==> 03-08 <==
==> flow/design.v <==
`timescale 1ns / 1ps
module top_module(
    input  wire        clkr,
    input  wire        rst,
    input  wire        rxr,
    input  wire [4:0]  btnr,
    output wire        spr,
    output wire [7:0]  hr,
    output wire [7:0]  mr,
    output wire [4:0]  date,
    output wire [4:0]  month,
    output wire [7:0]  year,
    output wire [6:0]  seg,
    output wire [3:0]  an,
    output wire        dp
);
    reg [4:0] btnr_prev;
    reg [4:0] btnr_sync;
    wire btn_time_edge;
    wire btn_date_edge;
    wire btn_stopwatch;
    wire btn_sw_reset;       
    wire btn_sw_startstop;   
    always @(posedge clkr) begin
        if (rst) begin
            btnr_sync <= 5'b0;
            btnr_prev <= 5'b0;
        end else begin
            btnr_sync <= btnr;
            btnr_prev <= btnr_sync;
        end
    end
    assign btn_time_edge = btnr_sync[0] && !btnr_prev[0];
    assign btn_date_edge = btnr_sync[1] && !btnr_prev[1];
    assign btn_stopwatch = btnr_sync[2];   
    assign btn_sw_reset = btnr_sync[3] && !btnr_prev[3];      
    assign btn_sw_startstop = btnr_sync[4] && !btnr_prev[4];  
    reg tx_start;
    reg [7:0] tx_data;
    wire tx_busy;
    wire tx_out;
    uart_tx #(
        .BAUD_RATE(9600),
        .CLOCK_FREQ(153_600)
    ) uart_tx_inst (
        .clk(clkr),
        .rst(rst),
        .tx_start(tx_start),
        .tx_data(tx_data),
        .tx(tx_out),
        .tx_busy(tx_busy)
    );
    assign spr = tx_out;
    reg [1:0] tx_state;
    localparam TX_IDLE = 0, TX_WAIT_BUSY = 1, TX_WAIT_DONE = 2;
    always @(posedge clkr) begin
        if (rst) begin
            tx_state <= TX_IDLE;
            tx_start <= 0;
        end else
        case(tx_state)
            TX_IDLE: begin
                tx_start <= 0;
                if (btn_time_edge) begin
                    tx_data <= 8'd0;
                    tx_start <= 1;
                    tx_state <= TX_WAIT_BUSY;
                end
                else if (btn_date_edge) begin
                    tx_data <= 8'd1;
                    tx_start <= 1;
                    tx_state <= TX_WAIT_BUSY;
                end
            end
            TX_WAIT_BUSY: begin
                tx_start <= 0;
                if (tx_busy) begin
                    tx_state <= TX_WAIT_DONE;
                end
            end
            TX_WAIT_DONE: begin
                if (!tx_busy) begin
                    tx_state <= TX_IDLE;
                end
            end
            default: tx_state <= TX_IDLE;
        endcase
    end
    wire rx_ready;
    wire [7:0] rx_data;
    uart_rx #(
        .BAUD_RATE(9600),
        .CLOCK_FREQ(153_600)
    ) uart_rx_inst (
        .clk(clkr),
        .rst(rst),
        .rx(rxr),
        .rx_ready(rx_ready),
        .rx_data(rx_data)
    );
    reg [2:0] rx_state;
    reg [1:0] byte_count;
    localparam RX_IDLE = 0, RX_TIME = 1, RX_DATE = 2;
    reg [7:0] hr_reg, mr_reg, sec_reg;
    reg [4:0] date_reg, month_reg;
    reg [7:0] year_reg;
    assign hr = hr_reg;
    assign mr = mr_reg;
    assign date = date_reg;
    assign month = month_reg;
    assign year = year_reg;
    reg [9:0] clk_1hz_counter;
    reg clk_1hz_pulse;
    always @(posedge clkr) begin
        if (rst) begin
            clk_1hz_counter <= 0;
            clk_1hz_pulse <= 0;
        end else if (clk_1hz_counter == 1_000 - 1) begin
            clk_1hz_counter <= 0;
            clk_1hz_pulse <= 1;
        end else begin
            clk_1hz_counter <= clk_1hz_counter + 1;
            clk_1hz_pulse <= 0;
        end
    end
    always @(posedge clkr) begin
        if (rst) begin
            rx_state <= RX_IDLE;
            byte_count <= 0;
            hr_reg <= 0;
            mr_reg <= 0;
            sec_reg <= 0;
            date_reg <= 0;
            month_reg <= 0;
            year_reg <= 0;
        end else
        case(rx_state)
            RX_IDLE: begin
                byte_count <= 0;
                if (btn_time_edge) begin
                    rx_state <= RX_TIME;
                end
                else if (btn_date_edge) begin
                    rx_state <= RX_DATE;
                end
                else if (clk_1hz_pulse) begin
                    if (sec_reg == 59) begin
                        sec_reg <= 0;
                        if (mr_reg == 59) begin
                            mr_reg <= 0;
                            if (hr_reg == 23) begin
                                hr_reg <= 0;
                            end else begin
                                hr_reg <= hr_reg + 1;
                            end
                        end else begin
                            mr_reg <= mr_reg + 1;
                        end
                    end else begin
                        sec_reg <= sec_reg + 1;
                    end
                end
            end
            RX_TIME: begin
                if (rx_ready) begin
                    case(byte_count)
                        2'd0: hr_reg <= rx_data;
                        2'd1: mr_reg <= rx_data;
                        2'd2: sec_reg <= rx_data;
                    endcase
                    if (byte_count == 2'd2) begin
                        rx_state <= RX_IDLE;
                    end else begin
                        byte_count <= byte_count + 1;
                    end
                end
            end
            RX_DATE: begin
                if (rx_ready) begin
                    case(byte_count)
                        2'd0: date_reg <= rx_data[4:0];
                        2'd1: month_reg <= rx_data[4:0];
                        2'd2: year_reg <= rx_data;
                    endcase
                    if (byte_count == 2'd2) begin
                        rx_state <= RX_IDLE;
                    end else begin
                        byte_count <= byte_count + 1;
                    end
                end
            end
            default: rx_state <= RX_IDLE;
        endcase
    end
    wire [6:0] seg_sw;
    wire [3:0] an_sw;
    wire dp_sw;
    stopwatch_simple sw_inst (
        .CLK100MHZ(clkr),
        .rst(rst),
        .btn_reset(btn_sw_reset),
        .btn_startstop(btn_sw_startstop),
        .seg(seg_sw),
        .an(an_sw),
        .dp(dp_sw)
    );
    wire [6:0] seg_time;
    wire [3:0] an_time;
    wire dp_time;
    reg display_mode;
    always @(posedge clkr) begin
        if (rst) begin
            display_mode <= 0;
        end else if (btn_time_edge) begin
            display_mode <= 0;   
        end else if (btn_date_edge) begin
            display_mode <= 1;   
        end
    end
    seven_seg_display display_inst (
        .clk(clkr),
        .rst(rst),
        .hr(hr_reg),
        .mr(mr_reg),
        .date(date_reg),
        .month(month_reg),
        .mode(display_mode),
        .seg(seg_time),
        .an(an_time),
        .dp(dp_time)
    );
    assign seg = btn_stopwatch ? seg_sw : seg_time;
    assign an = btn_stopwatch ? an_sw : an_time;
    assign dp = btn_stopwatch ? dp_sw : dp_time;
endmodule
module seven_seg_display(
    input wire clk,
    input wire rst,
    input wire [7:0] hr,
    input wire [7:0] mr,
    input wire [4:0] date,
    input wire [4:0] month,
    input wire mode,   
    output reg [6:0] seg,
    output reg [3:0] an,
    output wire dp
);
    assign dp = 1'b1;   
    wire [3:0] hr_tens = hr / 10;
    wire [3:0] hr_ones = hr % 10;
    wire [3:0] mr_tens = mr / 10;
    wire [3:0] mr_ones = mr % 10;
    wire [3:0] date_tens = date / 10;
    wire [3:0] date_ones = date % 10;
    wire [3:0] month_tens = month / 10;
    wire [3:0] month_ones = month % 10;
    reg [1:0] digit_select;
    reg [5:0] refresh_counter;
    always @(posedge clk) begin
        if (rst) begin
            refresh_counter <= 0;
            digit_select <= 0;
        end else begin
        refresh_counter <= refresh_counter + 1;
        if (refresh_counter == 50) begin
            refresh_counter <= 0;
            digit_select <= digit_select + 1;
        end
        end
    end
    reg [3:0] bcd_digit;
    always @(*) begin
        if (mode == 0) begin
            case(digit_select)
                2'b00: begin an = 4'b1110; bcd_digit = mr_ones; end
                2'b01: begin an = 4'b1101; bcd_digit = mr_tens; end
                2'b10: begin an = 4'b1011; bcd_digit = hr_ones; end
                2'b11: begin an = 4'b0111; bcd_digit = hr_tens; end
            endcase
        end else begin
            case(digit_select)
                2'b00: begin an = 4'b1110; bcd_digit = month_ones; end
                2'b01: begin an = 4'b1101; bcd_digit = month_tens; end
                2'b10: begin an = 4'b1011; bcd_digit = date_ones; end
                2'b11: begin an = 4'b0111; bcd_digit = date_tens; end
            endcase
        end
    end
    always @(*) begin
        case(bcd_digit)
            4'd0: seg = 7'b1000000;
            4'd1: seg = 7'b1111001;
            4'd2: seg = 7'b0100100;
            4'd3: seg = 7'b0110000;
            4'd4: seg = 7'b0011001;
            4'd5: seg = 7'b0010010;
            4'd6: seg = 7'b0000010;
            4'd7: seg = 7'b1111000;
            4'd8: seg = 7'b0000000;
            4'd9: seg = 7'b0010000;
            default: seg = 7'b1111111;
        endcase
    end
endmodule
module uart_tx #(
    parameter BAUD_RATE = 9600,
    parameter CLOCK_FREQ = 100_000_000
)(
    input wire clk,
    input wire rst,
    input wire tx_start,
    input wire [7:0] tx_data,
    output reg tx,
    output reg tx_busy
);
    localparam integer CLK_PER_BIT = CLOCK_FREQ / BAUD_RATE;
    reg [3:0] clk_count;
    reg [3:0] bit_index;
    reg [7:0] tx_data_reg;
    reg [2:0] state;
    localparam IDLE = 3'd0;
    localparam START_BIT = 3'd1;
    localparam DATA_BITS = 3'd2;
    localparam STOP_BIT = 3'd3;
    always @(posedge clk) begin
        if (rst) begin
            tx <= 1'b1;
            tx_busy <= 1'b0;
            state <= IDLE;
            clk_count <= 0;
            bit_index <= 0;
        end else
        case(state)
            IDLE: begin
                tx <= 1'b1;
                clk_count <= 0;
                bit_index <= 0;
                tx_busy <= 1'b0;
                if (tx_start) begin
                    tx_data_reg <= tx_data;
                    tx_busy <= 1'b1;
                    state <= START_BIT;
                end
            end
            START_BIT: begin
                tx <= 1'b0;
                if (clk_count < CLK_PER_BIT - 1) begin
                    clk_count <= clk_count + 1;
                end else begin
                    clk_count <= 0;
                    state <= DATA_BITS;
                end
            end
            DATA_BITS: begin
                tx <= tx_data_reg[bit_index];
                if (clk_count < CLK_PER_BIT - 1) begin
                    clk_count <= clk_count + 1;
                end else begin
                    clk_count <= 0;
                    if (bit_index < 7) begin
                        bit_index <= bit_index + 1;
                    end else begin
                        bit_index <= 0;
                        state <= STOP_BIT;
                    end
                end
            end
            STOP_BIT: begin
                tx <= 1'b1;
                if (clk_count < CLK_PER_BIT - 1) begin
                    clk_count <= clk_count + 1;
                end else begin
                    clk_count <= 0;
                    state <= IDLE;
                end
            end
            default: state <= IDLE;
        endcase
    end
endmodule
module uart_rx #(
    parameter BAUD_RATE = 9600,
    parameter CLOCK_FREQ = 100_000_000
)(
    input wire clk,
    input wire rst,
    input wire rx,
    output reg rx_ready,
    output reg [7:0] rx_data
);
    localparam integer CLK_PER_BIT = CLOCK_FREQ / BAUD_RATE;
    reg [3:0] clk_count;
    reg [3:0] bit_index;
    reg [7:0] rx_data_reg;
    reg [2:0] state;
    reg rx_sync, rx_prev;
    localparam IDLE = 3'd0;
    localparam START_BIT = 3'd1;
    localparam DATA_BITS = 3'd2;
    localparam STOP_BIT = 3'd3;
    always @(posedge clk) begin
        if (rst) begin
            rx_sync <= 1'b1;
            rx_prev <= 1'b1;
        end else begin
            rx_sync <= rx;
            rx_prev <= rx_sync;
        end
    end
    always @(posedge clk) begin
        rx_ready <= 1'b0;
        if (rst) begin
            rx_data <= 8'd0;
            state <= IDLE;
            clk_count <= 0;
            bit_index <= 0;
        end else
        case(state)
            IDLE: begin
                clk_count <= 0;
                bit_index <= 0;
                if (rx_prev == 1'b1 && rx_sync == 1'b0) begin
                    state <= START_BIT;
                end
            end
            START_BIT: begin
                if (clk_count < (CLK_PER_BIT / 2) - 1) begin
                    clk_count <= clk_count + 1;
                end else begin
                    clk_count <= 0;
                    if (rx_sync == 1'b0) begin
                        state <= DATA_BITS;
                    end else begin
                        state <= IDLE;
                    end
                end
            end
            DATA_BITS: begin
                if (clk_count < CLK_PER_BIT - 1) begin
                    clk_count <= clk_count + 1;
                end else begin
                    clk_count <= 0;
                    rx_data_reg[bit_index] <= rx_sync;
                    if (bit_index < 7) begin
                        bit_index <= bit_index + 1;
                    end else begin
                        bit_index <= 0;
                        state <= STOP_BIT;
                    end
                end
            end
            STOP_BIT: begin
                if (clk_count < CLK_PER_BIT - 1) begin
                    clk_count <= clk_count + 1;
                end else begin
                    clk_count <= 0;
                    rx_ready <= 1'b1;
                    rx_data <= rx_data_reg;
                    state <= IDLE;
                end
            end
            default: state <= IDLE;
        endcase
    end
endmodule
module stopwatch_simple(
    input  wire CLK100MHZ,
    input  wire rst,
    input  wire btn_reset,       
    input  wire btn_startstop,   
    output reg  [6:0] seg,
    output reg  [3:0] an,
    output wire dp
);
    assign dp = 1'b1;   
    reg running;
    always @(posedge CLK100MHZ) begin
        if (rst || btn_reset) begin
            running <= 0;   
        end else if (btn_startstop) begin
            running <= ~running;   
        end
    end
    reg [6:0] cnt;
    reg tick_10hz;
    always @(posedge CLK100MHZ) begin
        if (rst) begin
            cnt <= 0;
            tick_10hz <= 0;
        end else if (cnt == 100 - 1) begin   
            cnt <= 0;
            tick_10hz <= 1;
        end else begin
            cnt <= cnt + 1;
            tick_10hz <= 0;
        end
    end
    reg [5:0] seconds;   
    reg [5:0] minutes;   
    reg [3:0] centisec;  
    always @(posedge CLK100MHZ) begin
        if (rst || btn_reset) begin
            seconds <= 0;
            minutes <= 0;
            centisec <= 0;
        end else if (running && tick_10hz) begin
            if (centisec == 9) begin
                centisec <= 0;
                if (seconds == 59) begin
                    seconds <= 0;
                    if (minutes == 59) begin
                        minutes <= 0;
                    end else begin
                        minutes <= minutes + 1;
                    end
                end else begin
                    seconds <= seconds + 1;
                end
            end else begin
                centisec <= centisec + 1;
            end
        end
    end
    wire [3:0] s1 = seconds % 10;
    wire [3:0] s10 = seconds / 10;
    wire [3:0] m1 = minutes % 10;
    wire [3:0] m10 = minutes / 10;
    reg [1:0] sel;
    reg [5:0] refresh_cnt;
    always @(posedge CLK100MHZ) begin
        if (rst) begin
            refresh_cnt <= 0;
            sel <= 0;
        end else begin
        refresh_cnt <= refresh_cnt + 1;
        if (refresh_cnt == 50) begin
            refresh_cnt <= 0;
            sel <= sel + 1;
        end
        end
    end
    reg [3:0] digit;
    always @(*) begin
        case(sel)
            2'b00: begin an = 4'b1110; digit = s1; end    
            2'b01: begin an = 4'b1101; digit = s10; end   
            2'b10: begin an = 4'b1011; digit = m1; end    
            2'b11: begin an = 4'b0111; digit = m10; end   
        endcase
    end
    always @(*) begin
        case(digit)
            4'd0: seg = 7'b1000000;
            4'd1: seg = 7'b1111001;
            4'd2: seg = 7'b0100100;
            4'd3: seg = 7'b0110000;
            4'd4: seg = 7'b0011001;
            4'd5: seg = 7'b0010010;
            4'd6: seg = 7'b0000010;
            4'd7: seg = 7'b1111000;
            4'd8: seg = 7'b0000000;
            4'd9: seg = 7'b0010000;
            default: seg = 7'b1111111;
        endcase
    end
endmodule
==> flow/run.sh <==
#!/bin/bash
# the make line also repeats each setting of config.mk as NAME=value (left out here)
make -C /OpenROAD-flow-scripts/flow DESIGN_CONFIG=/design/flow/config.mk WORK_HOME=/design/flow/orfs CLKGATE_MAP_FILE= finish
==> flow/config.mk <==
export PLATFORM = sky130hd
export DESIGN_NAME = top_module
export DESIGN_NICKNAME = top_module
export VERILOG_FILES = /design/flow/design.v
export SDC_FILE = /design/flow/constraint.sdc
export NUM_CORES = 4
export LEC_CHECK = 0
export CAP_MARGIN = 20
export CELL_PAD_IN_SITES_DETAIL_PLACEMENT = 1
export CELL_PAD_IN_SITES_GLOBAL_PLACEMENT = 3
export CORE_MARGIN = 9
export CORE_UTILIZATION = 40
export CTS_CLUSTER_SIZE = 41
export GPL_ROUTABILITY_DRIVEN = 0
export GPL_TIMING_DRIVEN = 1
export MIN_ROUTING_LAYER = met1
export PLACE_DENSITY_LB_ADDON = 0.29
export SETUP_SLACK_MARGIN = -0.82
export SLEW_MARGIN = 10
export TNS_END_PERCENT = 50
==> flow/constraint.sdc <==
create_clock -name core_clock -period 10.0 [get_ports {clkr}]
set_input_delay 2.0000 -clock core_clock [delete_from_list [all_inputs] [get_ports {clkr}]]
set_output_delay 2.0000 -clock core_clock [all_outputs]
set_load 0.01 [all_outputs]
==> 06-09: changes against 03-08 <==
==> flow/config.mk (replaced) <==
export PLATFORM = sky130hd
export DESIGN_NAME = top_module
export DESIGN_NICKNAME = top_module
export VERILOG_FILES = /design/flow/design.v
export SDC_FILE = /design/flow/constraint.sdc
export NUM_CORES = 4
export LEC_CHECK = 0
export CAP_MARGIN = 20
export CORE_MARGIN = 2
export CORE_UTILIZATION = 70
export CTS_CLUSTER_SIZE = 35
export SLEW_MARGIN = 20
==> flow/constraint.sdc (replaced) <==
create_clock -name core_clock -period 8.14 [get_ports {clkr}]
set_input_delay 1.6280 -clock core_clock [delete_from_list [all_inputs] [get_ports {clkr}]]
set_output_delay 1.6280 -clock core_clock [all_outputs]
set_load 0.01 [all_outputs]
==> 10-22: changes against 03-08 <==
==> flow/config.mk (replaced) <==
export PLATFORM = sky130hd
export DESIGN_NAME = top_module
export DESIGN_NICKNAME = top_module
export VERILOG_FILES = /design/flow/design.v
export SDC_FILE = /design/flow/constraint.sdc
export NUM_CORES = 4
export LEC_CHECK = 0
export CAP_MARGIN = 20
export CORE_MARGIN = 2
export CORE_UTILIZATION = 40
export SLEW_MARGIN = 20
==> summary of the runs <==
10-22 passed the timing, DRC and antenna checks. 03-08 completed without violations. 06-09 ran to the end with no violations. Against 10-22, the global-route usage of 03-08 is lower by 0.63 points. Design area: 03-08 is higher than 06-09 (1.4%). Of 06-09 and 10-22, 10-22 has the higher first-iteration DRC count (gap about 0.3%, measured against 10-22). Worst setup slack, highest first: 10-22, 03-08, 06-09. Non-clock buffer count, highest first: 06-09, 03-08, 10-22. Between 06-09 and 10-22, the lower count of clock-buffer cells in the layout is in 06-09 (gap 4).
